===== run.sh =====
#!/bin/bash
# the make line also repeats each setting of config.mk as NAME=value (left out here)
make -C /OpenROAD-flow-scripts/flow DESIGN_CONFIG=/design/flow/config.mk WORK_HOME=/design/flow/orfs CLKGATE_MAP_FILE= finish

===== constraint.sdc =====
create_clock -name core_clock -period 3.74 [get_ports {clk}]
set_input_delay 0.7480 -clock core_clock [delete_from_list [all_inputs] [get_ports {clk}]]
set_output_delay 0.7480 -clock core_clock [all_outputs]
set_load 0.01 [all_outputs]

===== config.mk =====
export PLATFORM = sky130hd
export DESIGN_NAME = bike_mul
export DESIGN_NICKNAME = bike_mul
export VERILOG_FILES = /design/flow/design.v
export SDC_FILE = /design/flow/constraint.sdc
export NUM_CORES = 4
export LEC_CHECK = 0
export CAP_MARGIN = 20
export CORE_MARGIN = 2
export CORE_UTILIZATION = 65
export CTS_CLUSTER_SIZE = 37
export PLACE_DENSITY = 0.6
export SETUP_SLACK_MARGIN = 0.6
export SLEW_MARGIN = 20

===== design.v =====
`timescale 1ns / 1ps
module mul_ctrl
#(  parameter 					r = 10163,
	parameter					G_DAT_DEP = 159,
	parameter                   G_ADDR_W = 8,
    parameter                   G_DAT_W = 64,
    parameter                   H_ADDR_W = 7,
    parameter                   H_DAT_W = 14,
    parameter					H_DAT_DEP = 71)
(
	input						clk,
	input 						rst_b,
	input 						start,
	output reg 					done,
	output reg [G_ADDR_W-1:0]	g_addra,
	output reg 					g_wea,
	output reg [G_DAT_W-1:0]	g_douta,
	input      [G_DAT_W-1:0]	g_dina, 
	output reg [G_ADDR_W-1:0]	g_addrb,
	output reg 					g_web,
	output reg [G_DAT_W-1:0]	g_doutb,
	input      [G_DAT_W-1:0]	g_dinb,
	output reg [H_ADDR_W-1:0]	h_addra,
	output reg 					h_wea,
	output reg [H_DAT_W-1:0]	h_douta,
	input      [H_DAT_W-1:0]	h_dina, 
	output reg [G_ADDR_W-1:0]	f_addra,
	output reg 					f_wea,
	output reg [G_DAT_W-1:0]	f_douta,
	input      [G_DAT_W-1:0]	f_dina
    );
wire [H_DAT_W-1:0] h_dina_inv;
wire [5:0] offset, offset2;
wire [G_DAT_W-7:0] base;
reg [3:0] cnt;
reg h_flag;
reg [5:0] offset_reg,offset_reg2;
reg [2*G_DAT_W-1:0] rotate;
reg g_rd_done;
reg ld_done;
reg rot_done;
reg [1:0] f_wr_done;
parameter 		INIT = 3'd0,  
				READ_H = 3'd1,  
				READ_G = 3'd2,  
				LOAD = 3'd3,  
				ROTATE = 3'd4,
				ADD = 3'd5,
				WRITE_F = 3'd6;
reg    [2:0]   state, next_state;
always @ (posedge clk)
	  if (!rst_b)            
			state <= INIT;        
	  else                  
			state <= next_state; 
always @(*) begin
    case (state)
        INIT: 
            if (start)
                next_state = READ_H;
            else
                next_state = INIT;  
        READ_H:
        	if (cnt == 2)
                next_state = READ_G;  
            else 
            	next_state = READ_H;          
        READ_G:
        	if (g_rd_done)
        		next_state = LOAD;
        	else 
        		next_state = READ_G;	
        LOAD:	
        	if (ld_done)
        		next_state = ROTATE;
        	else 
        		next_state = LOAD;
        ROTATE:
        	if (rot_done)
        		next_state = ADD;
        	else 
        		next_state = ROTATE;
        ADD:
        	next_state = WRITE_F;
        WRITE_F:
        	if (done)
        		next_state = INIT;
        	else if (h_flag)
        		next_state = READ_H;	
        	else 
        		next_state = ROTATE;
        default:
            next_state = INIT;        
    endcase
end
always @(posedge clk) begin
	case (state)
		INIT: begin
			done <= 0;
			g_rd_done <= 0;
			ld_done <= 0;
			rot_done <= 0;
			f_wr_done <= 0;
			h_flag <= 0;
			cnt <= 0;
			offset_reg <= 0;
			offset_reg2 <= 0;
			rotate <= {2*G_DAT_W{1'b0}};
			g_addra <= 0;
			g_wea <= 0;
			g_douta <= {G_DAT_W{1'b0}};
			g_addrb <= 0;
			g_web <= 0;
			g_doutb <= {G_DAT_W{1'b0}};	
			h_addra <= 0;
			h_wea <= 0;
			h_douta <= {H_DAT_W{1'b0}};
			f_addra <= 0;
			f_wea <= 0;
			f_douta <= {G_DAT_W{1'b0}};
		end
		READ_H: begin
			done <= 0;
			g_rd_done <= 0;
			ld_done <= 0;
			rot_done <= 0;
			f_wr_done <= 0;
			h_flag <= 0;
			if (cnt != 2)
				cnt <= cnt + 1;
			else 
				cnt <= 0;	
			offset_reg <= offset_reg;
			offset_reg2 <= offset_reg2;
			rotate <= {2*G_DAT_W{1'b0}};
			g_addra <= 0;
			g_wea <= 0;
			g_douta <= {G_DAT_W{1'b0}};
			g_addrb <= 0;
			g_web <= 0;
			g_doutb <= {G_DAT_W{1'b0}};	
			h_addra <= h_addra;
			h_wea <= 0;
			h_douta <= {H_DAT_W{1'b0}};
			f_addra <= 0;
			f_wea <= 0;
			f_douta <= {G_DAT_W{1'b0}};			
		end
		READ_G: begin
			done <= 0;
			rot_done <= 0;
			f_wr_done <= 0;
			h_flag <= 0;
			if (!g_rd_done)
				cnt <= cnt + 1'd1;
			else 
				cnt <= 0;	
			offset_reg <= offset;
			offset_reg2 <= offset;
			rotate <= {2*G_DAT_W{1'b0}};
			if (base == G_DAT_DEP - 2 && cnt == 0 && offset_reg > 50) begin  
				g_addra <= base;
				g_addrb <= base + 1'd1;
				g_rd_done <= 0;
				ld_done <= 0;
			end
			else if (base == G_DAT_DEP - 2 && cnt == 1 && offset_reg > 50) begin  
				g_addra <= base + 1'd1;
				g_addrb <= 0;
				g_rd_done <= 1;
				ld_done <= 0;
			end
			else  if (cnt == 0) begin
				g_addra <= base;
				g_addrb <= base == G_DAT_DEP - 1 ? 0 : base + 1'd1;
				g_rd_done <= 0;
				ld_done <= 0;
			end
			else begin
				g_addra <= base;
				g_addrb <= base == G_DAT_DEP - 1 ? 0 : base + 1'd1;
				g_rd_done <= 1;
				ld_done <= 0;
			end
			g_wea <= 0;
			g_douta <= {G_DAT_W{1'b0}};
			g_web <= 0;
			g_doutb <= {G_DAT_W{1'b0}};	
			h_addra <= h_addra;
			h_wea <= 0;
			h_douta <= {H_DAT_W{1'b0}};
			f_addra <= 0;
			f_wea <= 0;
			f_douta <= {G_DAT_W{1'b0}};			
		end
		LOAD: begin
			done <= 0;
			g_rd_done <= 0;
			rot_done <= 0;
			f_wr_done <= 0;
			h_flag <= 0;
			if (ld_done)
				offset_reg <= g_addra == 0 ? offset2 : offset;
			else 
				offset_reg <= offset_reg;	
			offset_reg2 <= offset_reg2;
			if (ld_done)
				cnt <= 0;
			else 
				cnt <= cnt + 1'b1;	
			if (base == G_DAT_DEP - 2 && cnt == 0 && offset_reg > 50) begin
				rotate <= {g_dina,g_dinb[G_DAT_W-1:G_DAT_W-51],13'd0};
				ld_done <= 1;
			end
			else if (base == G_DAT_DEP - 2 && cnt == 1 && offset_reg > 50) begin
				rotate <= {rotate[2*G_DAT_W-1:2*G_DAT_W-115],g_dinb[G_DAT_W-1:G_DAT_W-13]};
				ld_done <= 0;	
			end	
			else if (base == G_DAT_DEP - 1) begin
				rotate <= {g_dina[G_DAT_W-1:G_DAT_W-51],g_dinb,13'b0};
				ld_done <= 1;
			end
			else begin
				rotate <= {g_dina,g_dinb};
				ld_done <= 1;
			end
			if (cnt == 0) begin
				h_addra <= h_addra;	
				g_addra <= g_addra != G_DAT_DEP - 1 ? g_addra + 1'd1 : 0;
				g_addrb <= g_addrb != G_DAT_DEP - 1 ? g_addrb + 1'd1 : 0;
			end
			else begin
				h_addra <= h_addra;
				g_addra <= g_addra;
				g_addrb <= g_addrb;
			end
			g_wea <= 0;
			g_douta <= {G_DAT_W{1'b0}};
			g_web <= 0;
			g_doutb <= {G_DAT_W{1'b0}};	
			h_wea <= 0;
			h_douta <= {H_DAT_W{1'b0}};
			f_addra <= 0;
			f_wea <= 0;
			f_douta <= {G_DAT_W{1'b0}};
		end
		ROTATE: begin
			done <= 0;
			g_rd_done <= 0;
			ld_done <= 0;
			f_wr_done <= 0;
			h_flag <= h_flag;
			if (cnt == 5)
				cnt <= 0;
			else	
				cnt <= cnt + 1;
			if (cnt == 4)
				rot_done <= 1;
			else 
				rot_done <= 0;	
			if (cnt == 0 && offset_reg2[0])
				rotate <= {rotate[2*G_DAT_W-2:0],1'b0};
			else if (cnt == 1 && offset_reg2[1])
				rotate <= {rotate[2*G_DAT_W-3:0],2'b0};
			else if (cnt == 2 && offset_reg2[2])
				rotate <= {rotate[2*G_DAT_W-5:0],4'b0};
			else if (cnt == 3 && offset_reg2[3])
				rotate <= {rotate[2*G_DAT_W-9:0],8'b0};
			else if (cnt == 4 && offset_reg2[4])
				rotate <= {rotate[2*G_DAT_W-17:0],16'b0};
			else if (cnt == 5 && offset_reg2[5])
				rotate <= {rotate[2*G_DAT_W-33:0],32'b0};
			else 
				rotate <= rotate;	
			g_wea <= 0;
			g_douta <= {G_DAT_W{1'b0}};			
			g_web <= 0;
			g_doutb <= {G_DAT_W{1'b0}};	
			if (cnt == 2 && h_flag) begin  
				h_addra <= h_addra;
				g_addra <= base;
				g_addrb <= base + 1'd1 == G_DAT_DEP ? 0 : base + 1'd1;
				offset_reg <= offset; 
				offset_reg2 <= offset_reg2;
			end
			else if (cnt == 3 && base == G_DAT_DEP - 2 && offset_reg > 50 && h_flag) begin  
				h_addra <= h_addra;
				g_addra <= base + 1'b1;
				g_addrb <= 0;
				offset_reg <= offset_reg;
				offset_reg2 <= offset_reg2;
			end
			else if (cnt == 3 && g_addra == G_DAT_DEP - 2 && offset_reg > 50) begin  
				h_addra <= h_addra;
				g_addra <= G_DAT_DEP - 1;
				g_addrb <= 0;
				offset_reg <= offset_reg;
				offset_reg2 <= offset_reg2;
			end
			else begin
				h_addra <= h_addra;
				g_addra <= g_addra;
				g_addrb <= g_addrb;
				offset_reg <= offset_reg;
				offset_reg2 <= offset_reg2;
			end
			h_wea <= 0;
			h_douta <= {H_DAT_W{1'b0}};
			f_addra <= f_addra;
			f_wea <= 0;
			f_douta <= {G_DAT_W{1'b0}};	
		end
		ADD: begin
			if (h_addra == H_DAT_DEP-1'b1 && f_addra == G_DAT_DEP-1'b1) 
				done <= 1;
			else
				done <= 0;	
			g_rd_done <= 0;
			ld_done <= 0;
			rot_done <= 0;
			f_wr_done <= 0;	
			offset_reg <= offset_reg;
			offset_reg2 <= offset_reg2;
			cnt <= 0;
			if (g_addra == G_DAT_DEP-1 && offset_reg > 50)  
				rotate <= {g_dina,g_dinb[G_DAT_W-1:G_DAT_W-51],13'd0};
			else if (g_addra == G_DAT_DEP-1 && (offset_reg < 50 || offset_reg == 50))
				rotate <= {g_dina[G_DAT_W-1:G_DAT_W-51],g_dinb,13'd0};
			else 	
				rotate <= {g_dina,g_dinb};	
			g_addra <= g_addra;
			g_wea <= 0;
			g_douta <= {G_DAT_W{1'b0}};
			g_addrb <= g_addrb;
			g_web <= 0;
			g_doutb <= {G_DAT_W{1'b0}};	
			h_wea <= 0;
			h_douta <= {H_DAT_W{1'b0}};
			if (f_addra == G_DAT_DEP-1) begin
				h_addra <= h_addra + 1;
				h_flag <= 1;  
			end				
			else begin
				h_addra <= h_addra;	
				h_flag <= 0;
			end
			f_addra <= f_addra;
			f_wea <= 1;
			f_douta <= f_addra != G_DAT_DEP-1 ? f_dina ^ rotate[2*G_DAT_W-1:2*G_DAT_W-G_DAT_W] : {f_dina[G_DAT_W-1:G_DAT_W-51] ^ rotate[2*G_DAT_W-1:2*G_DAT_W-51],13'b0};
		end
		WRITE_F: begin	
			done <= 0;	
			g_rd_done <= 0;
			ld_done <= 0;
			rot_done <= 0;
			f_wr_done <= 0;
			if (g_addra == G_DAT_DEP-1) begin
				offset_reg <= offset2;	
				offset_reg2 <= offset_reg;			
			end
			else begin
				offset_reg <= offset_reg;
				offset_reg2 <= offset_reg;
			end	
			cnt <= 0;			
			if (g_addra == G_DAT_DEP-1 && offset_reg > 50) 
				rotate <= {rotate[2*G_DAT_W-1:2*G_DAT_W-115],g_dinb[G_DAT_W-1:G_DAT_W-13]};
			else 
				rotate <= rotate;	
			g_addra <= g_addra != G_DAT_DEP - 1 ? g_addra + 1'd1 : 0;
			g_wea <= 0;
			g_douta <= {G_DAT_W{1'b0}};
			g_addrb <= g_addrb != G_DAT_DEP - 1 ? g_addrb + 1'd1 : 0;
			g_web <= 0;
			g_doutb <= {G_DAT_W{1'b0}};	
			h_wea <= 0;
			h_addra <= h_addra;	
			h_douta <= {H_DAT_W{1'b0}};
			h_flag <= h_flag;
			if (f_addra != G_DAT_DEP-1)
				f_addra <= f_addra + 1'b1;
			else 
				f_addra <= 0;	
			f_wea <= 0;
			f_douta <= {G_DAT_W{1'b0}};	
		end
	endcase
end
assign h_dina_inv = h_dina == 0 ? 0 : r - h_dina;
assign base = h_dina_inv[H_DAT_W-1:6];
assign offset = h_dina_inv[5:0];
assign offset2 = offset > 50 ? offset-51 : offset+13; 
endmodule
`timescale 1ns / 1ps
module bike_mul
#(  parameter               G_ADDR_W = 8,
    parameter               G_DAT_W = 64,
    parameter               H_ADDR_W = 7,
    parameter               H_DAT_W = 14
    )
(
    input                   clk,
    input                   rst_b,
    input                   start,
    output reg              done,
    output reg [G_ADDR_W-1:0] g_addra,
    input      [G_DAT_W-1:0]  g_douta,
    output reg [G_ADDR_W-1:0] g_addrb,
    input      [G_DAT_W-1:0]  g_doutb,
    output reg [H_ADDR_W-1:0] h_addra,
    input      [H_DAT_W-1:0]  h_douta,
    output reg                f_wea,
    output reg [G_ADDR_W-1:0] f_addra,
    output reg [G_DAT_W-1:0]  f_dina,
    input      [G_DAT_W-1:0]  f_douta
    );
wire                    mul_done;
wire                    mul_g_wea, mul_g_web;
wire [G_ADDR_W-1:0]     mul_g_addra, mul_g_addrb;
wire [G_DAT_W-1:0]      mul_g_douta, mul_g_doutb;
wire                    mul_h_wea;
wire [H_ADDR_W-1:0]     mul_h_addra;
wire [H_DAT_W-1:0]      mul_h_douta;
wire                    mul_f_wea;
wire [G_ADDR_W-1:0]     mul_f_addra;
wire [G_DAT_W-1:0]      mul_f_douta;
mul_ctrl mul0_ctrl (
    .clk                    (clk),
    .rst_b                  (rst_b),
    .start                  (start),
    .done                   (mul_done),
    .g_addra                (mul_g_addra),
    .g_wea                  (mul_g_wea),
    .g_douta                (mul_g_douta),
    .g_dina                 (g_douta),
    .g_addrb                (mul_g_addrb),
    .g_web                  (mul_g_web),
    .g_doutb                (mul_g_doutb),
    .g_dinb                 (g_doutb),
    .h_addra                (mul_h_addra),
    .h_wea                  (mul_h_wea),
    .h_douta                (mul_h_douta),
    .h_dina                 (h_douta),
    .f_addra                (mul_f_addra),
    .f_wea                  (mul_f_wea),
    .f_douta                (mul_f_douta),
    .f_dina                 (f_douta)
    );
always @(posedge clk) begin
    if (!rst_b) begin
        done    <= 1'b0;
        g_addra <= 0;
        g_addrb <= 0;
        h_addra <= 0;
        f_wea   <= 1'b0;
        f_addra <= 0;
        f_dina  <= 0;
    end
    else begin
        done    <= mul_done;
        g_addra <= mul_g_addra;
        g_addrb <= mul_g_addrb;
        h_addra <= mul_h_addra;
        f_wea   <= mul_f_wea;
        f_addra <= mul_f_addra;
        f_dina  <= mul_f_douta;
    end
end
endmodule

==> results of run 1 <==
-- metal layers --
metal,share of wire [%],vias to the layer above,routed length [µm],global-route usage [%]
met3,15,524,11950,10.19
met2,44,2243,35510,68.81
met5,0,-,0,0
met1,33,10190,26950,56.67
met4,7.5,0,6045,26.71
li1,-,9623,-,-
-- final cells by class --
class	instances	area (µm²)	area share, %
Inverter	25	98.84	0.3639
Antenna cell	2	5.005	0.01843
Sequential cell	349	9440	34.76
Clock inverter	19	138.9	0.5113
Tap cell	442	553.0	2.036
Timing Repair Buffer	449	4446	16.37
Multi-Input combinational cell	1844	11380	41.89
Clock buffer	51	1102	4.058
-- stage by stage --
| stage | std cells | util [%] | setup TNS [ps] |
|---|---|---|---|
| final | 3181 | 83.27 | 0 |
| after global routing | 3181 | 83.27 | 0 |
| after CTS | 3171 | 82.72 | 0 |
| after detailed placement | 3083 | 78.12 | -55210 |
| after global placement | 3082 | 78.09 | -34520 |
| after floorplan | 2468 | - | -123190 |
-- repair_timing --
| item | in CTS | in global routing |
|---|---|---|
| pin swaps | 23 | 27 |
| resized | 50 | 34 |
| hold endpoints to repair | 0 | 0 |
| setup buffers | 15 | 5 |
| endpoints found under the setup margin | 274 | 237 |
| cloned | 3 | 3 |
==> flow_metrics.env, run 1 <==
# physical design summary
export IMPL_p_switching_w=0.003338
export IMPL_io_pins=306
export IMPL_ys_cells=2468
export IMPL_tritoncts="built"
export IMPL_crit_path_max_incr_delay_ps=350
export IMPL_chipWidth_um=186.3
export IMPL_grt_max_degree=193
export IMPL_cp_cell_sequence="clkbuf_2 > inv_1 > ha_2 > nor4b_4 > nand4_1 > o21a_1 > inv_2 > ha_4 > nand4_1 > a211o_1 > o21a_4 > buf_12 > a222oi_1 > nand3_1"
export IMPL_crit_family="AND-OR/OR-AND gates"
export IMPL_syn_area_per_cell_um2=8.755
export IMPL_cp_start_kind="input port"
export IMPL_combPwrFrac_pct=19.5
export IMPL_grt_usage_pct=44.29
export IMPL_pg_seq_w=0.00502
export IMPL_reg2reg_to="mul0_ctrl.rotate[117]$_DFFE_PP_"
export IMPL_num_vias=22580
export IMPL_crit_top_cell="nand4_1"
export IMPL_pwr_share_seq_pct=45.9
export IMPL_cts_max_path_buffers=3
export IMPL_common_cells="nand2_1 (402), edfxtp_1 (245), clkbuf_1 (209), nand3_1 (204), a21oi_1 (184)"
export IMPL_top_area_cell="edfxtp_1"
export IMPL_htreeDepth=2
export IMPL_crit_buf_inv=4
export IMPL_maxSlewHeadroom_pct=28.75
export IMPL_crit_path_start="h_douta[0]"
export IMPL_crit_path_end="mul0_ctrl.rotate[34]$_DFFE_PP_"
export IMPL_synth_distinct_cells=72
export IMPL_mux_share_pct=3.851
export IMPL_numCtsBuffers=38
export IMPL_vias_per_cell=7.097
export IMPL_hold_buffers=0
export IMPL_syn_num_nets=2698
export IMPL_whs_path_depth=1
export IMPL_hold_ws_ps=450.2
export IMPL_final_hold_violation_count=0
export IMPL_post_route_cell_area_um2=27160
export IMPL_synthCells=2468
export IMPL_synth_top_cell_by_count="nand2_1"
export IMPL_drtIter0Drc=5096
export IMPL_worst_slew_pin_slew_ps=1069
export IMPL_place_ws_ps=-465.9
export IMPL_synth_adder_area_share_pct=1.216
export IMPL_ys_sh_simple_pct=20.20
export IMPL_ant_nets=0
export IMPL_critPathSlowestCell="a222oi_1"
export IMPL_synth_top_area_share_pct=34.05
export IMPL_async_reset_ff_share_pct=0
export IMPL_worstPathArrival_ps=3450
export IMPL_drv_slew=0
export IMPL_peakVddDrop_uv=338.9
export IMPL_top_power_group="sequential cells"
export IMPL_setup_violations_final=0
export IMPL_overflow=0
export IMPL_clock_root_buffer="clkbuf_16"
export IMPL_hold_path_class="reg2reg"
export IMPL_synth_logic_top_family="AND-OR/OR-AND gates"
export IMPL_intPower_w=0.007618
export IMPL_pg_comb_w=0.00214
export IMPL_first_pass_iters=17
export IMPL_topCellsByArea="edfxtp_1 (34%), dfxtp_1 (9.6%), nand2_1 (7.0%)"
export IMPL_reg2reg_depth=10
export IMPL_synth_seq_share_pct=43.68
export IMPL_ys_area_um2=21610
export IMPL_portBuffers=305
export IMPL_timing_rr_start="mul0_ctrl.cnt[0]$_DFFE_PP_"
export IMPL_critPathKind="in2reg"
export IMPL_fp_util_pct=66.24
export IMPL_place_area_um2=25480
export IMPL_fin_crit_ps=3188
export IMPL_clk_transition_reported_paths_ps=60
export IMPL_cp_depth=14
export IMPL_rows=66
export IMPL_end_kind="register"
export IMPL_cp_required_ps=4000
export IMPL_area_growth_pct=25.70
export IMPL_rsz0062_at_grt="true"
export IMPL_drv_cap=0
export IMPL_min_delay_start="mul0_ctrl.f_douta[8]$_SDFFCE_PP0P_"
export IMPL_antenna_found_initial=2
export IMPL_p_leak_nw=10.41
export IMPL_rrSetupSlack_ps=690
export IMPL_max_freq_mhz=313.6
export IMPL_xor_area_share_pct=4.134
export IMPL_status="finished clean"
export IMPL_synth_flops=349
export IMPL_log_warning_count=51
export IMPL_finalCritPeriodShare_pct=85.25
export IMPL_ys_sh_aoi_pct=21.77
export IMPL_worst_hold_path_endpoint="f_dina[8]$_SDFF_PN0_"
export IMPL_finalPower_w=0.01096
export IMPL_syn_area_um2=21610
export IMPL_routed_wl_um=80460
export IMPL_gp_congestion=0.9732
export IMPL_fill_cells=1880
export IMPL_swShare_pct=30.47
export IMPL_yosysWarnings=2
export IMPL_power_clock_w=0.00379
export IMPL_dpl_hpwl_um=51010
export IMPL_ys_flop_type="edfxtp_1"
export IMPL_dieArea_um2=34720
export IMPL_pwr_share_clk_pct=34.6
export IMPL_grt_pass1_wl_um=122200
export IMPL_grt_pass1_vias=21230
export IMPL_insertion_delay_ps=540
export IMPL_nNetsFinal=2937
export IMPL_crit_fanout=7
export IMPL_core_area_um2=32620
export IMPL_skew_ps=13.77
export IMPL_p_per_area_nw_per_um2=403.4
export IMPL_die_h_um=186.3
export IMPL_worst_slack_ps=551.7
export IMPL_drc=0
export IMPL_edf_count=245
export IMPL_wl_per_cell_um=25.29
export IMPL_cts_sinks=349
==> run 2, diff against run 1 <==
Settings changed: CORE_ASPECT_RATIO set to 1.77, CORE_UTILIZATION 65 to 69, CTS_CLUSTER_DIAMETER set to 327, CTS_CLUSTER_SIZE 37 to 50, GPL_TIMING_DRIVEN set to 0, HOLD_SLACK_MARGIN set to -0.09, PLACE_DENSITY 0.6 to 0.4, SETUP_SLACK_MARGIN 0.6 to 1.51, TNS_END_PERCENT set to 5.
Clock period 3.74 ns to 8.0 ns, I/O delays scaled along.
==> run 2 against run 1 <==
Against the previous run:
- the run now fails in global routing (5_1_grt)
- area after synthesis did not move
- synthesized cell count did not move
- die area fell by 5.5%
==> flow_metrics.env, run 2 <==
# flow metrics
export IMPL_yosysWarnings=2
export IMPL_ys_area_um2=21610
export IMPL_post_cts_buffers=0
export IMPL_status="did not finish"
export IMPL_topCellsByArea="edfxtp_1 (34%), dfxtp_1 (9.6%), nand2_1 (7.0%)"
export IMPL_synth_seq_share_pct=43.68
export IMPL_top_area_cell="edfxtp_1"
export IMPL_synth_adder_area_share_pct=1.216
export IMPL_error="[ERROR GRT-0116] Global routing finished with congestion. Check the congestion regions in the DRC Viewer."
export IMPL_io_pins=306
export IMPL_synth_distinct_cells=72
export IMPL_fp_util_pct=69.73
export IMPL_ys_sh_simple_pct=20.20
export IMPL_dpl_hpwl_um=65130
export IMPL_syn_area_per_cell_um2=8.755
export IMPL_placed_cells_incl_taps=3172
export IMPL_overflow=9
export IMPL_clock_root_buffer="clkbuf_16"
export IMPL_cts_max_path_buffers=3
export IMPL_stop_stage="global routing (5_1_grt)"
export IMPL_ys_cells=2468
export IMPL_synth_logic_top_family="AND-OR/OR-AND gates"
export IMPL_cts_resized=0
export IMPL_core_area_um2=30990
export IMPL_synthCells=2468
export IMPL_common_cells="nand2_1 (402), edfxtp_1 (245), clkbuf_1 (209), nand3_1 (204), a21oi_1 (184)"
export IMPL_synth_top_cell_by_count="nand2_1"
export IMPL_xor_area_share_pct=4.134
export IMPL_ys_flop_type="edfxtp_1"
export IMPL_ys_sh_aoi_pct=21.77
export IMPL_edf_count=245
export IMPL_portBuffers=300
export IMPL_syn_num_nets=2698
export IMPL_syn_area_um2=21610
export IMPL_async_reset_ff_share_pct=0
export IMPL_chipWidth_um=137.0
export IMPL_numCtsBuffers=10
export IMPL_cts_sinks=349
export IMPL_synth_flops=349
export IMPL_rows=86
export IMPL_grt_usage_pct=57.92
export IMPL_hold_buffers=0
export IMPL_synth_top_area_share_pct=34.05
export IMPL_htreeDepth=1
export IMPL_gp_congestion=1.249
export IMPL_die_h_um=239.4
export IMPL_mux_share_pct=3.851
export IMPL_dieArea_um2=32810
-- run 2: per-stage QoR --
stage	utilization (%)	hold WS, ps	area [µm²]	setup WS [ps]
global placement	81.06	427.9	25120	309.7
CTS	82.68	470.2	25620	1900
floorplan	-	426.1	21620	2117
detailed placement	81.69	433.8	25320	1332
-- run 2: metal layers --
metal  overflow  GRT usage (%)
met5          0          5.397
met4          3          53.58
met3          2          31.70
met2          4          82.84
met1          0          58.70
==> run 3, diff against run 2 <==
Settings changed: ABC_AREA set to 1, CORE_ASPECT_RATIO 1.77 to 1.92, CORE_UTILIZATION 69 to 72, CTS_CLUSTER_DIAMETER 327 to 397, CTS_CLUSTER_SIZE 50 to 95, GPL_TIMING_DRIVEN 0 to unset, HOLD_SLACK_MARGIN -0.09 to unset, PLACE_DENSITY 0.4 to 0.39, SETUP_SLACK_MARGIN 1.51 to 1.21, TNS_END_PERCENT 5 to 15.
Clock period 8.0 ns to 4.14 ns, I/O delays scaled along.
==> run 3 against run 2 <==
Against the previous run:
- the run again fails in global routing (5_1_grt)
- synthesized cell count up 25%
- area after synthesis rose by 5.5%
- die area up 1.2%
==> flow_metrics.env, run 3 <==
# flow metrics
export IMPL_status="did not finish"
export IMPL_stop_stage="global routing (5_1_grt)"
export IMPL_error="[ERROR GRT-0232] Routing congestion too high. Check the congestion heatmap in the GUI."
export IMPL_ys_area_um2=22810
export IMPL_portBuffers=305
export IMPL_place_area_um2=26170
export IMPL_edf_count=245
export IMPL_synth_seq_share_pct=41.39
export IMPL_dpl_hpwl_um=62730
export IMPL_synth_logic_top_family="AND-OR/OR-AND gates"
export IMPL_ys_sh_simple_pct=19.22
export IMPL_die_h_um=250.6
export IMPL_grt_usage_pct=65.73
export IMPL_synth_top_cell_by_count="nand2_1"
export IMPL_synthCells=3073
export IMPL_async_reset_ff_share_pct=0
export IMPL_synth_adder_area_share_pct=1.152
export IMPL_core_area_um2=31310
export IMPL_synth_distinct_cells=53
export IMPL_syn_area_um2=22810
export IMPL_synth_top_area_share_pct=32.26
export IMPL_dieArea_um2=33190
export IMPL_mux_share_pct=0
export IMPL_ys_flop_type="edfxtp_1"
export IMPL_place_ws_ps=184.1
export IMPL_xor_area_share_pct=2.842
export IMPL_ys_sh_aoi_pct=24.96
export IMPL_gp_congestion=1.160
export IMPL_htreeDepth=1
export IMPL_syn_area_per_cell_um2=7.421
export IMPL_cts_sinks=349
export IMPL_yosysWarnings=2
export IMPL_overflow=95
export IMPL_io_pins=306
export IMPL_chipWidth_um=132.4
export IMPL_topCellsByArea="edfxtp_1 (32%), nand2_1 (10%), dfxtp_1 (9.1%)"
export IMPL_synth_flops=349
export IMPL_ys_cells=3073
export IMPL_rows=90
export IMPL_fp_util_pct=72.85
export IMPL_common_cells="nand2_1 (635), inv_1 (388), o21ai_0 (371), edfxtp_1 (245), nor2_1 (235)"
export IMPL_clock_root_buffer="clkbuf_16"
export IMPL_numCtsBuffers=7
export IMPL_cts_max_path_buffers=3
export IMPL_syn_num_nets=3303
export IMPL_top_area_cell="edfxtp_1"
-- run 3: repair_timing --
| action | 4_1_cts |
|---|---|
| setup buffers | 15 |
| pin swaps | 13 |
| hold buffers | 0 |
| setup endpoints to repair | 277 |
| gates resized | 30 |
| endpoints found under the hold margin | 0 |
| cloned | 3 |
-- run 3: stage by stage --
step / total power [W] / std cells
after floorplan: 0.005480 / 3073
after global placement: 0.006343 / 3632
after detailed placement: 0.006429 / 3632
after CTS: 0.007722 / 3659
-- run 3: routing by layer --
metal  GRT overflow  track usage (%)
met5              0            8.108
met1              0            63.17
met2             59            89.44
met4             36            68.42
met3              0            43.15
==> run 4, diff against run 3 <==
Settings changed: ABC_AREA 1 to unset, CORE_ASPECT_RATIO 1.92 to unset, CORE_UTILIZATION 72 to 40, CTS_CLUSTER_DIAMETER 397 to unset, CTS_CLUSTER_SIZE 95 to unset, PLACE_DENSITY 0.39 to 0.6, SETUP_SLACK_MARGIN 1.21 to unset, TNS_END_PERCENT 15 to unset.
Clock period 4.14 ns to 8.0 ns, I/O delays scaled along.
==> run 4 against run 3 <==
Against the previous run:
- now clean on timing, DRC and antenna
- synthesized cell count fell by 20%
- area after synthesis fell by 5.3%
- die area rose by 68%
==> flow_metrics.env, run 4 <==
# physical design summary
export IMPL_status="finished clean"
export IMPL_ys_flop_type="edfxtp_1"
export IMPL_pwr_share_seq_pct=46.2
export IMPL_routed_wl_um=81090
export IMPL_log_warning_count=48
export IMPL_synth_distinct_cells=72
export IMPL_worstPathArrival_ps=6360
export IMPL_whs_path_depth=1
export IMPL_syn_area_um2=21610
export IMPL_area_growth_pct=20.93
export IMPL_cp_start_kind="input port"
export IMPL_maxSlewHeadroom_pct=26.97
export IMPL_end_kind="register"
export IMPL_nNetsFinal=2822
export IMPL_final_hold_violation_count=0
export IMPL_ys_sh_aoi_pct=21.77
export IMPL_intPower_w=0.003586
export IMPL_crit_fanout=73
export IMPL_synth_top_cell_by_count="nand2_1"
export IMPL_drv_cap=0
export IMPL_cp_depth=13
export IMPL_synth_top_area_share_pct=34.05
export IMPL_insertion_delay_ps=580
export IMPL_tns_ps=0
export IMPL_ys_area_um2=21610
export IMPL_swShare_pct=29.40
export IMPL_numCtsBuffers=40
export IMPL_gp_congestion=0.9142
export IMPL_rows=85
export IMPL_peakVddDrop_uv=131.9
export IMPL_cts_max_path_buffers=3
export IMPL_async_reset_ff_share_pct=0
export IMPL_placed_cells_incl_taps=3246
export IMPL_finalCritPeriodShare_pct=77.60
export IMPL_syn_area_per_cell_um2=8.755
export IMPL_tritoncts="built"
export IMPL_p_per_area_nw_per_um2=194.4
export IMPL_synth_logic_top_family="AND-OR/OR-AND gates"
export IMPL_reg2reg_to="mul0_ctrl.rotate[124]$_DFFE_PP_"
export IMPL_combPwrFrac_pct=18.0
export IMPL_post_cts_buffers=0
export IMPL_synth_seq_share_pct=43.68
export IMPL_crit_family="simple AND/OR/NAND/NOR gates"
export IMPL_cts_sinks=349
export IMPL_drtIter0Drc=2888
export IMPL_place_area_um2=24830
export IMPL_first_pass_iters=8
export IMPL_pg_comb_w=0.000913
export IMPL_common_cells="nand2_1 (402), edfxtp_1 (245), clkbuf_1 (209), nand3_1 (204), a21oi_1 (184)"
export IMPL_crit_path_end="mul0_ctrl.rotate[124]$_DFFE_PP_"
export IMPL_grt_usage_pct=28.01
export IMPL_dpl_hpwl_um=54570
export IMPL_timing_rr_start="mul0_ctrl.cnt[0]$_DFFE_PP_"
export IMPL_dieArea_um2=55900
export IMPL_hold_path_class="reg2reg"
export IMPL_final_util_pct=48.75
export IMPL_crit_path_start="h_douta[2]"
export IMPL_drv_slew=0
export IMPL_cp_cell_sequence="clkdlybuf4s50_1 > inv_1 > ha_1 > nor4b_1 > nand4_1 > o21a_1 > inv_1 > ha_1 > nand4_1 > nor3_2 > a31oi_4 > buf_4 > buf_4"
export IMPL_critPathKind="in2reg"
export IMPL_rrSetupSlack_ps=3100
export IMPL_wl_per_cell_um=24.42
export IMPL_hold_buffers=0
export IMPL_final_cell_count_no_fill=3321
export IMPL_ys_cells=2468
export IMPL_fp_util_pct=40.31
export IMPL_p_leak_nw=9.651
export IMPL_synthCells=2468
export IMPL_skew_ps=31.03
export IMPL_power_clock_w=0.00182
export IMPL_synth_flops=349
export IMPL_ys_sh_simple_pct=20.20
export IMPL_die_h_um=236.4
export IMPL_num_vias=20890
export IMPL_fin_crit_ps=6208
export IMPL_grt_max_degree=111
export IMPL_synth_adder_area_share_pct=1.216
export IMPL_yosysWarnings=2
export IMPL_crit_buf_inv=5
export IMPL_worst_slew_pin_slew_ps=1095
export IMPL_chipWidth_um=236.4
export IMPL_htreeDepth=2
export IMPL_crit_path_max_incr_delay_ps=880
export IMPL_grt_pass1_vias=19490
export IMPL_io_pins=306
export IMPL_antenna_found_initial=5
export IMPL_pwr_share_clk_pct=35.8
export IMPL_min_delay_start="mul0_ctrl.f_douta[37]$_SDFFCE_PN0P_"
export IMPL_critPathSlowestCell="nor3_2"
export IMPL_setup_violations_final=0
export IMPL_cts_resized=0
export IMPL_syn_num_nets=2698
export IMPL_top_area_cell="edfxtp_1"
export IMPL_clock_root_buffer="clkbuf_16"
export IMPL_xor_area_share_pct=4.134
export IMPL_edf_count=245
export IMPL_post_route_cell_area_um2=26130
export IMPL_cp_required_ps=8160
export IMPL_vias_per_cell=6.289
export IMPL_worst_hold_path_endpoint="f_dina[37]$_SDFF_PN0_"
export IMPL_max_freq_mhz=161.1
export IMPL_mux_share_pct=3.851
export IMPL_rsz0062_at_grt="false"
export IMPL_grt_pass1_wl_um=122000
export IMPL_portBuffers=305
export IMPL_clk_transition_reported_paths_ps=50
export IMPL_p_switching_w=0.001493
export IMPL_overflow=0
export IMPL_top_power_group="sequential cells"
export IMPL_ant_nets=0
export IMPL_reg2reg_depth=9
export IMPL_pg_seq_w=0.00235
export IMPL_topCellsByArea="edfxtp_1 (34%), dfxtp_1 (9.6%), nand2_1 (7.0%)"
export IMPL_core_area_um2=53600
export IMPL_drc=0
-- run 4: layout make-up --
type | count | area (µm²)
tap | 696 | 870.8
antenna | 4 | 10.01
multi-input combinational | 1844 | 11190
inverter | 25 | 93.84
clock buffer | 57 | 1136
timing repair buffer | 332 | 3252
clock inverter | 14 | 140.1
fill | 5091 | 27470
sequential | 349 | 9442
-- run 4: stage by stage --
| step | setup slack (ps) | total power, W | hold WS (ps) |
|---|---|---|---|
| floorplan | 515.0 | 0.002812 | 426.1 |
| detailed placement | 1254 | 0.003275 | 433.0 |
| global placement | 1561 | 0.003265 | 428.0 |
| global route | 1440 | 0.005265 | 453.4 |
| finish | 1792 | 0.005079 | 444.2 |
| CTS | 1834 | 0.005097 | 444.2 |
-- run 4: routing by layer --
metal,vias up,track usage [%],wire length (µm)
li1,9406,-,-
met1,9887,39.67,33710
met2,1370,41.57,34870
met3,218,4.962,8751
met4,6,12.73,3712
met5,-,0,44
==> run 5, diff against run 4 <==
Settings changed: CORE_UTILIZATION 40 to 68, CTS_CLUSTER_DIAMETER set to 364, CTS_CLUSTER_SIZE set to 15, PLACE_DENSITY 0.6 to unset, SETUP_SLACK_MARGIN set to 0.99, TNS_END_PERCENT set to 5.
Clock period 8.0 ns to 3.54 ns, I/O delays scaled along.
==> run 5 against run 4 <==
Against the previous run:
- cell count is 5.2% lower
- largest power group unchanged
- sequential cell count stayed put
- non-clock buffer count is 139 higher
- clock-buffer cell count is 9 lower
- critical path depth is 1 lower
- sequential power is 130% higher
- still clean on timing, DRC and antenna
- sequential share of layout area is 1.2 points lower
- worst setup slack worse by 1700 ps
==> flow_metrics.env, run 5 <==
# physical design summary
export IMPL_status="finished clean"
export IMPL_dieArea_um2=33220
export IMPL_final_hold_violation_count=0
export IMPL_drv_slew=0
export IMPL_p_leak_nw=10.35
export IMPL_hold_ws_ps=452.9
export IMPL_core_area_um2=31390
export IMPL_grt_pass1_wl_um=127500
export IMPL_worst_hold_path_endpoint="f_dina[31]$_SDFF_PN0_"
export IMPL_pwr_share_clk_pct=28.0
export IMPL_routed_wl_met3_um=15310
export IMPL_min_delay_start="mul0_ctrl.f_douta[31]$_SDFFCE_PN0P_"
export IMPL_ys_flop_type="edfxtp_1"
export IMPL_whs_path_depth=1
export IMPL_crit_path_end="mul0_ctrl.rotate[110]$_DFFE_PP_"
export IMPL_ys_sh_simple_pct=20.20
export IMPL_maxSlewHeadroom_pct=31.89
export IMPL_io_pins=306
export IMPL_vias_per_cell=7.575
export IMPL_place_area_um2=25390
export IMPL_synthCells=2468
export IMPL_fp_util_pct=68.83
export IMPL_route_met2_wl_um=37860
export IMPL_crit_fanout=8
export IMPL_critPathSlowestCell="a211oi_1"
export IMPL_drv_cap=0
export IMPL_max_freq_mhz=287.4
export IMPL_combPwrFrac_pct=22.4
export IMPL_finalCritPeriodShare_pct=98.28
export IMPL_synth_distinct_cells=72
export IMPL_pg_comb_w=0.00242
export IMPL_worst_slew_pin_slew_ps=1022
export IMPL_cts_sinks=349
export IMPL_dpl_hpwl_um=53240
export IMPL_syn_area_per_cell_um2=8.755
export IMPL_post_route_cell_area_um2=27050
export IMPL_portBuffers=305
export IMPL_gp_congestion=0.9811
export IMPL_end_kind="register"
export IMPL_crit_family="AND-OR/OR-AND gates"
export IMPL_met1Wirelength_um=27480
export IMPL_num_vias=23850
export IMPL_critPathKind="reg2reg"
export IMPL_insertion_delay_ps=600
export IMPL_ys_area_um2=21610
export IMPL_chipWidth_um=182.3
export IMPL_numCtsBuffers=27
export IMPL_first_pass_iters=31
export IMPL_ys_sh_aoi_pct=21.77
export IMPL_cts_max_path_buffers=3
export IMPL_rsz0062_at_grt="true"
export IMPL_syn_area_um2=21610
export IMPL_clk_transition_reported_paths_ps=80
export IMPL_skew_ps=20.11
export IMPL_regArea_um2=9440
export IMPL_synth_top_area_share_pct=34.05
export IMPL_antenna_found_initial=4
export IMPL_nNetsFinal=2952
export IMPL_cp_cell_sequence="a211oi_1 > nor2_1 > nand4_1 > buf_4 > buf_6 > buf_6 > nor4_4 > buf_4 > o21ai_4 > buf_12 > nand2_1 > o21ai_1"
export IMPL_synth_adder_area_share_pct=1.216
export IMPL_tritoncts="built"
export IMPL_synth_logic_top_family="AND-OR/OR-AND gates"
export IMPL_overflow=0
export IMPL_grt_usage_pct=49.28
export IMPL_reg2reg_to="mul0_ctrl.rotate[110]$_DFFE_PP_"
export IMPL_wl_per_cell_um=28.49
export IMPL_top_power_group="sequential cells"
export IMPL_intPower_w=0.007300
export IMPL_async_reset_ff_share_pct=0
export IMPL_worst_slack_ps=61.01
export IMPL_peakVddDrop_uv=471.4
export IMPL_worstPathArrival_ps=3820
export IMPL_ys_cells=2468
export IMPL_fill_cells=1562
export IMPL_area_growth_pct=25.18
export IMPL_die_h_um=182.3
export IMPL_drc=0
export IMPL_timing_rr_start="mul0_ctrl.offset_reg[0]$_DFFE_PP_"
export IMPL_grt_max_degree=158
export IMPL_cp_start_kind="register"
export IMPL_syn_num_nets=2698
export IMPL_setup_violations_final=0
export IMPL_crit_path_max_incr_delay_ps=530
export IMPL_reg2reg_depth=12
export IMPL_topCellsByArea="edfxtp_1 (34%), dfxtp_1 (9.6%), nand2_1 (7.0%)"
export IMPL_swShare_pct=32.34
export IMPL_rows=65
export IMPL_top_area_cell="edfxtp_1"
export IMPL_crit_path_start="mul0_ctrl.offset_reg[0]$_DFFE_PP_"
export IMPL_pwr_share_seq_pct=49.6
export IMPL_p_per_area_nw_per_um2=398.9
export IMPL_drtIter0Drc=6062
export IMPL_edf_count=245
export IMPL_hold_buffers=0
export IMPL_pg_seq_w=0.00535
export IMPL_p_switching_w=0.003489
export IMPL_crit_buf_inv=5
export IMPL_common_cells="nand2_1 (402), edfxtp_1 (245), clkbuf_1 (209), nand3_1 (204), a21oi_1 (184)"
export IMPL_yosysWarnings=2
export IMPL_cp_depth=12
export IMPL_synth_seq_share_pct=43.68
export IMPL_cp_required_ps=3880
export IMPL_routed_wl_um=89720
export IMPL_clock_root_buffer="clkbuf_16"
export IMPL_rrSetupSlack_ps=60
export IMPL_place_ws_ps=-595.0
export IMPL_xor_area_share_pct=4.134
export IMPL_final_cell_count_no_fill=3149
export IMPL_log_warning_count=53
export IMPL_hold_path_class="reg2reg"
export IMPL_power_clock_w=0.00302
export IMPL_ant_nets=0
export IMPL_fin_crit_ps=3479
export IMPL_mux_share_pct=3.851
export IMPL_htreeDepth=1
export IMPL_maxUsedRoutingLayer="met5"
export IMPL_comb_area_um2=11490
export IMPL_synth_flops=349
export IMPL_placed_cells_incl_taps=3047
export IMPL_synth_top_cell_by_count="nand2_1"
export IMPL_grt_pass1_vias=22000
run 5: repair_timing:
action	in CTS	in global routing
gates resized	82	49
pin swaps	52	17
setup buffers	24	13
cloned	5	6
setup endpoints to repair	340	336
run 5: cell type report:
type / count / share of cell area (%)
diodes: 4 / 0.03701
clock buffers: 48 / 2.789
flip-flops and latches: 349 / 34.90
repair buffers: 471 / 17.45
multi-input cells: 1848 / 42.46
clock inverters: 2 / 0.1341
inverters: 25 / 0.3654
well taps: 402 / 1.860
run 5: stage by stage:
step	util, %	total power, W	setup TNS (ps)
2_1_floorplan	-	0.006355	-164590
3_3_place_gp	80.86	0.007368	-69660
3_5_place_dp	80.86	0.007471	-110590
4_1_cts	84.85	0.01043	0
5_1_grt	86.15	0.01098	0
6_report	86.16	0.01079	0
run 5: metal layers:
layer	global-route usage [%]	vias up
met5	0	-
met1	60.72	10480
met4	30.55	2
li1	-	9673
met2	77.15	2824
met3	13.85	872
==> run 6, diff against run 5 <==
Settings changed: ABC_AREA set to 1, CELL_PAD_IN_SITES_GLOBAL_PLACEMENT set to 1, CORE_ASPECT_RATIO set to 0.95, CORE_MARGIN 2 to 5, CORE_UTILIZATION 68 to 70, CTS_CLUSTER_DIAMETER 364 to 234, CTS_CLUSTER_SIZE 15 to 14, GPL_ROUTABILITY_DRIVEN set to 1, GPL_TIMING_DRIVEN set to 1, MIN_ROUTING_LAYER set to met2, SETUP_SLACK_MARGIN 0.99 to unset, TNS_END_PERCENT 5 to 40.
Clock period 3.54 ns to 4.11 ns, I/O delays scaled along.
==> run 6 against run 5 <==
Against the previous run:
- area after synthesis increased by 5.5%
- the run now fails in global placement without I/O (3_1_place_gp_skip_io)
- synthesized cell count grew 25%
- die area rose by 9.2%
==> flow_metrics.env, run 6 <==
# flow metrics
export IMPL_core_area_um2=32190
export IMPL_synth_logic_top_family="AND-OR/OR-AND gates"
export IMPL_async_reset_ff_share_pct=0
export IMPL_synth_seq_share_pct=41.39
export IMPL_ys_flop_type="edfxtp_1"
export IMPL_dieArea_um2=36290
export IMPL_common_cells="nand2_1 (635), inv_1 (388), o21ai_0 (371), edfxtp_1 (245), nor2_1 (235)"
export IMPL_synth_top_cell_by_count="nand2_1"
export IMPL_synth_flops=349
export IMPL_top_area_cell="edfxtp_1"
export IMPL_ys_cells=3073
export IMPL_ys_sh_aoi_pct=24.96
export IMPL_syn_num_nets=3303
export IMPL_chipWidth_um=195.2
export IMPL_rows=64
export IMPL_xor_area_share_pct=2.842
export IMPL_ys_sh_simple_pct=19.22
export IMPL_synth_top_area_share_pct=32.26
export IMPL_topCellsByArea="edfxtp_1 (32%), nand2_1 (10%), dfxtp_1 (9.1%)"
export IMPL_stop_stage="global placement without I/O (3_1_place_gp_skip_io)"
export IMPL_synth_adder_area_share_pct=1.152
export IMPL_status="did not finish"
export IMPL_error="[ERROR GPL-0301] Utilization 112.138 % exceeds 100%."
export IMPL_mux_share_pct=0
export IMPL_syn_area_per_cell_um2=7.421
export IMPL_edf_count=245
export IMPL_synth_distinct_cells=53
export IMPL_yosysWarnings=2
export IMPL_ys_area_um2=22810
export IMPL_syn_area_um2=22810
export IMPL_die_h_um=185.9
export IMPL_synthCells=3073
export IMPL_fp_util_pct=70.84
==> run 7, diff against run 6 <==
Settings changed: ABC_AREA 1 to unset, CELL_PAD_IN_SITES_GLOBAL_PLACEMENT 1 to unset, CORE_ASPECT_RATIO 0.95 to 1.56, CORE_MARGIN 5 to 2, CORE_UTILIZATION 70 to 40, CTS_CLUSTER_DIAMETER 234 to 222, CTS_CLUSTER_SIZE 14 to unset, GPL_ROUTABILITY_DRIVEN 1 to unset, GPL_TIMING_DRIVEN 1 to 0, MIN_ROUTING_LAYER met2 to unset, PLACE_DENSITY set to 0.6, TNS_END_PERCENT 40 to 35.
Clock period 4.11 ns to 6.55 ns, I/O delays scaled along.
==> run 7 against run 6 <==
Against the previous run:
- the run now finishes clean
- area after synthesis fell by 5.3%
- die area rose by 54%
- synthesized cell count fell by 20%
==> flow_metrics.env, run 7 <==
# physical design summary
export IMPL_syn_num_nets=2698
export IMPL_comb_area_um2=11100
export IMPL_antenna_found_initial=2
export IMPL_topCellsByArea="edfxtp_1 (34%), dfxtp_1 (9.6%), nand2_1 (7.0%)"
export IMPL_p_switching_w=0.001928
export IMPL_first_pass_iters=9
export IMPL_overflow=0
export IMPL_rrSetupSlack_ps=1980
export IMPL_grt_pass1_vias=21830
export IMPL_reg2reg_depth=12
export IMPL_tritoncts="built"
export IMPL_edf_count=245
export IMPL_crit_path_max_incr_delay_ps=690
export IMPL_synth_seq_share_pct=43.68
export IMPL_ys_cells=2468
export IMPL_cp_start_kind="input port"
export IMPL_area_growth_pct=24.81
export IMPL_worstPathArrival_ps=5930
export IMPL_hold_path_class="reg2reg"
export IMPL_die_h_um=294.3
export IMPL_whs_path_depth=1
export IMPL_rows=106
export IMPL_synth_logic_top_family="AND-OR/OR-AND gates"
export IMPL_end_kind="register"
export IMPL_crit_top_cell="buf_16"
export IMPL_critPathKind="in2reg"
export IMPL_intPower_w=0.004388
export IMPL_setup_violations_final=0
export IMPL_finalPower_w=0.006317
export IMPL_synth_distinct_cells=72
export IMPL_crit_path_start="h_douta[3]"
export IMPL_dpl_hpwl_um=78170
export IMPL_worst_hold_path_endpoint="f_dina[13]$_SDFF_PN0_"
export IMPL_fill_cells=5042
export IMPL_ys_sh_aoi_pct=21.77
export IMPL_post_route_cell_area_um2=26970
export IMPL_pwr_share_seq_pct=44.6
export IMPL_tns_ps=0
export IMPL_final_hold_violation_count=0
export IMPL_crit_buf_inv=8
export IMPL_crit_path_end="mul0_ctrl.rotate[75]$_DFFE_PP_"
export IMPL_reg2reg_to="mul0_ctrl.rotate[75]$_DFFE_PP_"
export IMPL_drc=0
export IMPL_cp_cell_sequence="clkdlybuf4s50_1 > inv_1 > ha_1 > buf_2 > nor4b_1 > nand4_1 > o21a_1 > inv_1 > ha_1 > nand4_1 > nor3_1 > buf_2 > a31oi_4 > buf_16 > buf_16 > buf_16"
export IMPL_fp_util_pct=40.43
export IMPL_p_leak_nw=9.950
export IMPL_combPwrFrac_pct=20.5
export IMPL_synth_flops=349
export IMPL_drv_cap=0
export IMPL_ys_area_um2=21610
export IMPL_core_area_um2=53450
export IMPL_timing_rr_start="mul0_ctrl.cnt[0]$_DFFE_PP_"
export IMPL_cts_resized=0
export IMPL_numCtsBuffers=36
export IMPL_cts_max_path_buffers=3
export IMPL_critPathSlowestCell="nor3_1"
export IMPL_cp_depth=16
export IMPL_async_reset_ff_share_pct=0
export IMPL_grt_usage_pct=35.28
export IMPL_worst_slew_pin_slew_ps=1111
export IMPL_skew_ps=29.84
export IMPL_chipWidth_um=190.1
export IMPL_n_antenna_cell=0
export IMPL_syn_area_um2=21610
export IMPL_post_cts_buffers=0
export IMPL_num_vias=22170
export IMPL_finalCritPeriodShare_pct=85.74
export IMPL_ys_flop_type="edfxtp_1"
export IMPL_htreeDepth=2
export IMPL_io_pins=306
export IMPL_wl_per_cell_um=28.46
export IMPL_max_freq_mhz=178.1
export IMPL_place_ws_ps=432.9
export IMPL_ys_sh_simple_pct=20.20
export IMPL_pg_seq_w=0.00282
export IMPL_top_power_group="sequential cells"
export IMPL_syn_area_per_cell_um2=8.755
export IMPL_swShare_pct=30.53
export IMPL_cp_required_ps=6870
export IMPL_log_warning_count=39
export IMPL_crit_fanout=16
export IMPL_synthCells=2468
export IMPL_pwr_share_clk_pct=34.8
export IMPL_portBuffers=300
export IMPL_synth_adder_area_share_pct=1.216
export IMPL_common_cells="nand2_1 (402), edfxtp_1 (245), clkbuf_1 (209), nand3_1 (204), a21oi_1 (184)"
export IMPL_vias_per_cell=6.258
export IMPL_top_area_cell="edfxtp_1"
export IMPL_maxSlewHeadroom_pct=25.92
export IMPL_dieArea_um2=55940
export IMPL_fin_crit_ps=5616
export IMPL_worst_slack_ps=934.3
export IMPL_synth_top_area_share_pct=34.05
export IMPL_mux_share_pct=3.851
export IMPL_routed_wl_um=100800
export IMPL_status="finished clean"
export IMPL_xor_area_share_pct=4.134
export IMPL_crit_family="buffers and inverters"
export IMPL_cts_sinks=349
export IMPL_grt_max_degree=42
export IMPL_peakVddDrop_uv=172.8
export IMPL_rsz0062_at_grt="false"
export IMPL_regArea_um2=9439
export IMPL_place_area_um2=25730
export IMPL_clock_root_buffer="clkbuf_16"
export IMPL_gp_congestion=1.009
export IMPL_yosysWarnings=2
export IMPL_grt_pass1_wl_um=144500
export IMPL_synth_top_cell_by_count="nand2_1"
export IMPL_ant_nets=0
export IMPL_p_per_area_nw_per_um2=234.2
export IMPL_hold_buffers=0
export IMPL_nNetsFinal=3044
export IMPL_insertion_delay_ps=570
export IMPL_drtIter0Drc=2587
export IMPL_drv_slew=0
export IMPL_clk_transition_reported_paths_ps=70
export IMPL_pg_comb_w=0.00130
export IMPL_min_delay_start="mul0_ctrl.f_douta[13]$_SDFFCE_PN0P_"
export IMPL_power_clock_w=0.00220
[run 7: cell type report]
class                   instances  area share [%]
multi-input cells            1844           41.15
flip-flops and latches        349           35.00
repair buffers                308           11.88
clock buffers                  49           3.943
plain buffers                 250           3.776
well taps                     702           3.257
clock inverters                15          0.6541
inverters                      25          0.3479
[run 7: per-stage QoR]
stage / hold WS, ps / instances / utilization [%]
after floorplan: 426.1 / 2468 / -
after global placement: 428.4 / 3470 / 47.72
after detailed placement: 432.9 / 3478 / 48.14
after CTS: 448.0 / 3542 / 50.46
after global routing: 453.2 / 3542 / 50.46
final: 446.0 / 3542 / 50.46
[run 7: layer usage]
metal / up-vias / GRT usage (%) / share of wire, %
met1: 10550 / 38.80 / 35
li1: 9839 / - / -
met3: 407 / 5.585 / 7.8
met4: 2 / 25.71 / 8.6
met5: - / 0 / 0.0079
met2: 1367 / 61.37 / 49
==> run 8, diff against run 7 <==
Settings changed: ABC_AREA set to 1, CELL_PAD_IN_SITES_GLOBAL_PLACEMENT set to 3, CORE_ASPECT_RATIO 1.56 to 0.95, CORE_MARGIN 2 to 5, CTS_CLUSTER_DIAMETER 222 to 144, CTS_CLUSTER_SIZE set to 14, GPL_ROUTABILITY_DRIVEN set to 0, PLACE_DENSITY 0.6 to unset, TNS_END_PERCENT 35 to 50.
Clock period 6.55 ns to 7.8 ns, I/O delays scaled along.
==> run 8 against run 7 <==
Against the previous run:
- the run now fails in global placement (3_3_place_gp)
- synthesized cell count is 25% higher
- area after synthesis increased by 5.5%
- die area is 11% higher
==> flow_metrics.env, run 8 <==
# flow metrics
export IMPL_synth_top_cell_by_count="nand2_1"
export IMPL_syn_area_per_cell_um2=7.421
export IMPL_top_area_cell="edfxtp_1"
export IMPL_status="did not finish"
export IMPL_topCellsByArea="edfxtp_1 (32%), nand2_1 (10%), dfxtp_1 (9.1%)"
export IMPL_ys_sh_simple_pct=19.22
export IMPL_synthCells=3073
export IMPL_core_area_um2=56580
export IMPL_synth_logic_top_family="AND-OR/OR-AND gates"
export IMPL_ys_area_um2=22810
export IMPL_synth_top_area_share_pct=32.26
export IMPL_synth_seq_share_pct=41.39
export IMPL_die_h_um=242.7
export IMPL_dieArea_um2=61890
export IMPL_ys_cells=3073
export IMPL_ys_flop_type="edfxtp_1"
export IMPL_syn_area_um2=22810
export IMPL_fp_util_pct=40.31
export IMPL_mux_share_pct=0
export IMPL_ys_sh_aoi_pct=24.96
export IMPL_synth_flops=349
export IMPL_yosysWarnings=2
export IMPL_error="[ERROR GPL-0301] Utilization 105.203 % exceeds 100%."
export IMPL_async_reset_ff_share_pct=0
export IMPL_edf_count=245
export IMPL_stop_stage="global placement (3_3_place_gp)"
export IMPL_synth_adder_area_share_pct=1.152
export IMPL_chipWidth_um=255.0
export IMPL_common_cells="nand2_1 (635), inv_1 (388), o21ai_0 (371), edfxtp_1 (245), nor2_1 (235)"
export IMPL_io_pins=306
export IMPL_synth_distinct_cells=53
export IMPL_rows=85
export IMPL_syn_num_nets=3303
export IMPL_xor_area_share_pct=2.842
==> run 9, diff against run 8 <==
Settings changed: ABC_AREA 1 to 0, CELL_PAD_IN_SITES_GLOBAL_PLACEMENT 3 to 0, CORE_ASPECT_RATIO 0.95 to unset, CORE_MARGIN 5 to 2, CORE_UTILIZATION 40 to 71, CTS_CLUSTER_DIAMETER 144 to 94, CTS_CLUSTER_SIZE 14 to 47, GPL_ROUTABILITY_DRIVEN 0 to unset, GPL_TIMING_DRIVEN 0 to unset, MAX_ROUTING_LAYER set to met5, PLACE_DENSITY_LB_ADDON set to 0.26, SETUP_SLACK_MARGIN set to 0.95, TNS_END_PERCENT 50 to unset.
Clock period 7.8 ns to 3.61 ns, I/O delays scaled along.
==> run 9 against run 8 <==
Against the previous run:
- the flow stops in global routing (5_1_grt)
- die area shrank 49%
- synthesized cell count shrank 20%
- area after synthesis shrank 5.3%
==> flow_metrics.env, run 9 <==
# flow metrics
export IMPL_synthCells=2468
export IMPL_error="[ERROR GRT-0232] Routing congestion too high. Check the congestion heatmap in the GUI."
export IMPL_ys_cells=2468
export IMPL_dieArea_um2=31850
export IMPL_synth_seq_share_pct=43.68
export IMPL_syn_num_nets=2698
export IMPL_die_h_um=178.5
export IMPL_stop_stage="global routing (5_1_grt)"
export IMPL_synth_distinct_cells=72
export IMPL_ys_sh_simple_pct=20.20
export IMPL_ys_flop_type="edfxtp_1"
export IMPL_chipWidth_um=178.5
export IMPL_synth_top_cell_by_count="nand2_1"
export IMPL_syn_area_um2=21610
export IMPL_overflow=334
export IMPL_topCellsByArea="edfxtp_1 (34%), dfxtp_1 (9.6%), nand2_1 (7.0%)"
export IMPL_synth_logic_top_family="AND-OR/OR-AND gates"
export IMPL_syn_area_per_cell_um2=8.755
export IMPL_cts_max_path_buffers=3
export IMPL_top_area_cell="edfxtp_1"
export IMPL_xor_area_share_pct=4.134
export IMPL_async_reset_ff_share_pct=0
export IMPL_synth_flops=349
export IMPL_grt_usage_pct=83.53
export IMPL_dpl_hpwl_um=54510
export IMPL_mux_share_pct=3.851
export IMPL_yosysWarnings=2
export IMPL_status="did not finish"
export IMPL_cts_sinks=349
export IMPL_io_pins=306
export IMPL_portBuffers=305
export IMPL_gp_congestion=1.025
export IMPL_synth_adder_area_share_pct=1.216
export IMPL_htreeDepth=1
export IMPL_clock_root_buffer="clkbuf_16"
export IMPL_synth_top_area_share_pct=34.05
export IMPL_numCtsBuffers=15
export IMPL_common_cells="nand2_1 (402), edfxtp_1 (245), clkbuf_1 (209), nand3_1 (204), a21oi_1 (184)"
export IMPL_ys_area_um2=21610
export IMPL_core_area_um2=29800
export IMPL_ys_sh_aoi_pct=21.77
export IMPL_fp_util_pct=72.52
export IMPL_rows=63
export IMPL_edf_count=245
## run 9: layer usage
metal	GRT usage (%)	GRT overflow
met2	97.20	145
met3	71.50	32
met5	44.87	7
met1	82.01	19
met4	85.67	131
## run 9: through the flow
| step | setup TNS (ps) | setup slack [ps] | instances | instance area (µm²) |
|---|---|---|---|---|
| 2_1_floorplan | -139420 | -1172 | 2468 | 21790 |
| 3_3_place_gp | -43690 | -487.9 | 3033 | 25410 |
| 3_5_place_dp | -84120 | -518.6 | 3034 | 25420 |
| 4_1_cts | 0 | 600.5 | 3142 | 27980 |
## run 9: what timing repair did
action,CTS
resized,264
hold buffers,0
cloned,30
pin swaps,79
endpoints found under the setup margin,281
buffers inserted,53
==> run 10, diff against run 9 <==
Settings changed: ABC_AREA 0 to unset, CELL_PAD_IN_SITES_GLOBAL_PLACEMENT 0 to unset, CORE_UTILIZATION 71 to 68, CTS_CLUSTER_DIAMETER 94 to 363, CTS_CLUSTER_SIZE 47 to 14, MAX_ROUTING_LAYER met5 to unset, PLACE_DENSITY set to 0.6, PLACE_DENSITY_LB_ADDON 0.26 to unset, SETUP_SLACK_MARGIN 0.95 to unset.
Clock period 3.61 ns to 3.71 ns, I/O delays scaled along.
==> run 10 against run 9 <==
Against the previous run:
- area after synthesis stayed put
- now clean on timing, DRC and antenna
- die area rose by 4.3%
- synthesized cell count stayed put
==> flow_metrics.env, run 10 <==
# physical design summary
export IMPL_status="finished clean"
export IMPL_synth_seq_share_pct=43.68
export IMPL_min_delay_start="mul0_ctrl.f_douta[28]$_SDFFCE_PN0P_"
export IMPL_peakVddDrop_uv=352.2
export IMPL_clock_root_buffer="clkbuf_16"
export IMPL_p_switching_w=0.003186
export IMPL_htreeDepth=1
export IMPL_ys_sh_aoi_pct=21.77
export IMPL_ys_sh_simple_pct=20.20
export IMPL_place_ws_ps=-341.9
export IMPL_die_h_um=182.3
export IMPL_edf_count=245
export IMPL_gp_congestion=0.9986
export IMPL_timing_rr_start="mul0_ctrl.cnt[3]$_DFFE_PP_"
export IMPL_io_pins=306
export IMPL_final_hold_violation_count=0
export IMPL_syn_num_nets=2698
export IMPL_p_leak_nw=10.01
export IMPL_xor_area_share_pct=4.134
export IMPL_crit_path_start="h_douta[3]"
export IMPL_overflow=0
export IMPL_reg2reg_depth=7
export IMPL_worst_slew_pin_slew_ps=919.7
export IMPL_routed_wl_um=82300
export IMPL_p_per_area_nw_per_um2=386.2
export IMPL_intPower_w=0.006980
export IMPL_tns_ps=0
export IMPL_pg_seq_w=0.00508
export IMPL_worst_hold_path_endpoint="f_dina[28]$_SDFF_PN0_"
export IMPL_drv_cap=0
export IMPL_ys_area_um2=21610
export IMPL_grt_max_degree=121
export IMPL_syn_area_um2=21610
export IMPL_top_area_cell="edfxtp_1"
export IMPL_synth_top_cell_by_count="nand2_1"
export IMPL_pg_comb_w=0.00219
export IMPL_chipWidth_um=182.3
export IMPL_cp_start_kind="input port"
export IMPL_yosysWarnings=2
export IMPL_vias_per_cell=7.458
export IMPL_first_pass_iters=28
export IMPL_hold_buffers=0
export IMPL_whs_path_depth=1
export IMPL_numCtsBuffers=28
export IMPL_drtIter0Drc=5171
export IMPL_cp_cell_sequence="clkdlybuf4s50_1 > inv_1 > ha_4 > and3b_1 > buf_4 > a21o_1 > a21oi_1 > a21o_2 > a211o_1 > o21a_2 > buf_12 > a222oi_1 > nand3_1"
export IMPL_crit_fanout=30
export IMPL_setup_violations_final=0
export IMPL_post_cts_buffers=0
export IMPL_skew_ps=17.78
export IMPL_pwr_share_clk_pct=28.5
export IMPL_syn_area_per_cell_um2=8.755
export IMPL_swShare_pct=31.34
export IMPL_fin_crit_ps=3612
export IMPL_synthCells=2468
export IMPL_synth_adder_area_share_pct=1.216
export IMPL_reg2reg_to="mul0_ctrl.rotate[116]$_DFFE_PP_"
export IMPL_tritoncts="built"
export IMPL_worstPathArrival_ps=3920
export IMPL_crit_path_end="mul0_ctrl.rotate[45]$_DFFE_PP_"
export IMPL_max_freq_mhz=276.9
export IMPL_ant_nets=0
export IMPL_topCellsByArea="edfxtp_1 (34%), dfxtp_1 (9.6%), nand2_1 (7.0%)"
export IMPL_synth_logic_top_family="AND-OR/OR-AND gates"
export IMPL_cp_depth=13
export IMPL_rrSetupSlack_ps=300
export IMPL_grt_usage_pct=48.24
export IMPL_combPwrFrac_pct=21.5
export IMPL_drc=0
export IMPL_wl_per_cell_um=26.49
export IMPL_async_reset_ff_share_pct=0
export IMPL_grt_pass1_wl_um=125700
export IMPL_end_kind="register"
export IMPL_clk_transition_reported_paths_ps=80
export IMPL_synth_top_area_share_pct=34.05
export IMPL_pwr_share_seq_pct=50.0
export IMPL_maxSlewHeadroom_pct=38.69
export IMPL_dieArea_um2=33220
export IMPL_fp_util_pct=68.83
export IMPL_critPathKind="in2reg"
export IMPL_area_growth_pct=21.82
export IMPL_cts_max_path_buffers=3
export IMPL_critPathSlowestCell="a222oi_1"
export IMPL_worst_slack_ps=98.06
export IMPL_ys_flop_type="edfxtp_1"
export IMPL_cts_sinks=349
export IMPL_crit_path_max_incr_delay_ps=580
export IMPL_num_vias=23170
export IMPL_core_area_um2=31390
export IMPL_rsz0062_at_grt="false"
export IMPL_hold_path_class="reg2reg"
export IMPL_antenna_found_initial=5
export IMPL_nNetsFinal=2910
export IMPL_ys_cells=2468
export IMPL_drv_slew=0
export IMPL_crit_buf_inv=4
export IMPL_synth_distinct_cells=72
export IMPL_power_clock_w=0.00290
export IMPL_grt_pass1_vias=22200
export IMPL_insertion_delay_ps=580
export IMPL_common_cells="nand2_1 (402), edfxtp_1 (245), clkbuf_1 (209), nand3_1 (204), a21oi_1 (184)"
export IMPL_cp_required_ps=4020
export IMPL_portBuffers=305
export IMPL_top_power_group="sequential cells"
export IMPL_dpl_hpwl_um=54110
export IMPL_crit_family="AND-OR/OR-AND gates"
export IMPL_mux_share_pct=3.851
export IMPL_final_cell_count_no_fill=3107
export IMPL_placed_cells_incl_taps=3052
export IMPL_log_warning_count=46
export IMPL_finalCritPeriodShare_pct=97.36
export IMPL_synth_flops=349
export IMPL_rows=65
==> run 10: cell type report <==
class,count,area [µm²]
multi-input cells,1844,11250
flip-flops and latches,349,9440
clock inverters,1,16.27
inverters,25,96.34
fillers,1746,5069
repair buffers,432,4220
clock buffers,51,790.8
well taps,402,503.0
diodes,3,7.507
==> run 10: timing repair <==
action,4_1_cts,5_1_grt
hold endpoints to repair,0,0
resized,0,4
endpoints found under the setup margin,0,5
==> run 10: routing by layer <==
layer  GRT usage, %  vias to the layer above  share of wire [%]
met1          58.23                    10310                 32
met5         0.5926                        -              0.084
met3          15.05                      667                 16
li1               -                     9571                  -
met4          31.97                        4                8.4
met2          74.72                     2617                 44
==> run 10: per-stage QoR <==
step           util, %  total power (W)  hold slack [ps]  instance area, µm²
2_1_floorplan        -         0.006066            426.1               21710
3_3_place_gp     81.18         0.007052            427.9               25480
3_5_place_dp     81.18         0.007158            432.2               25480
4_1_cts          83.75         0.009968            445.9               26290
5_1_grt          83.85          0.01038            464.2               26320
6_report         83.85          0.01017            444.7               26320
Power and IR drop assume default switching activity.
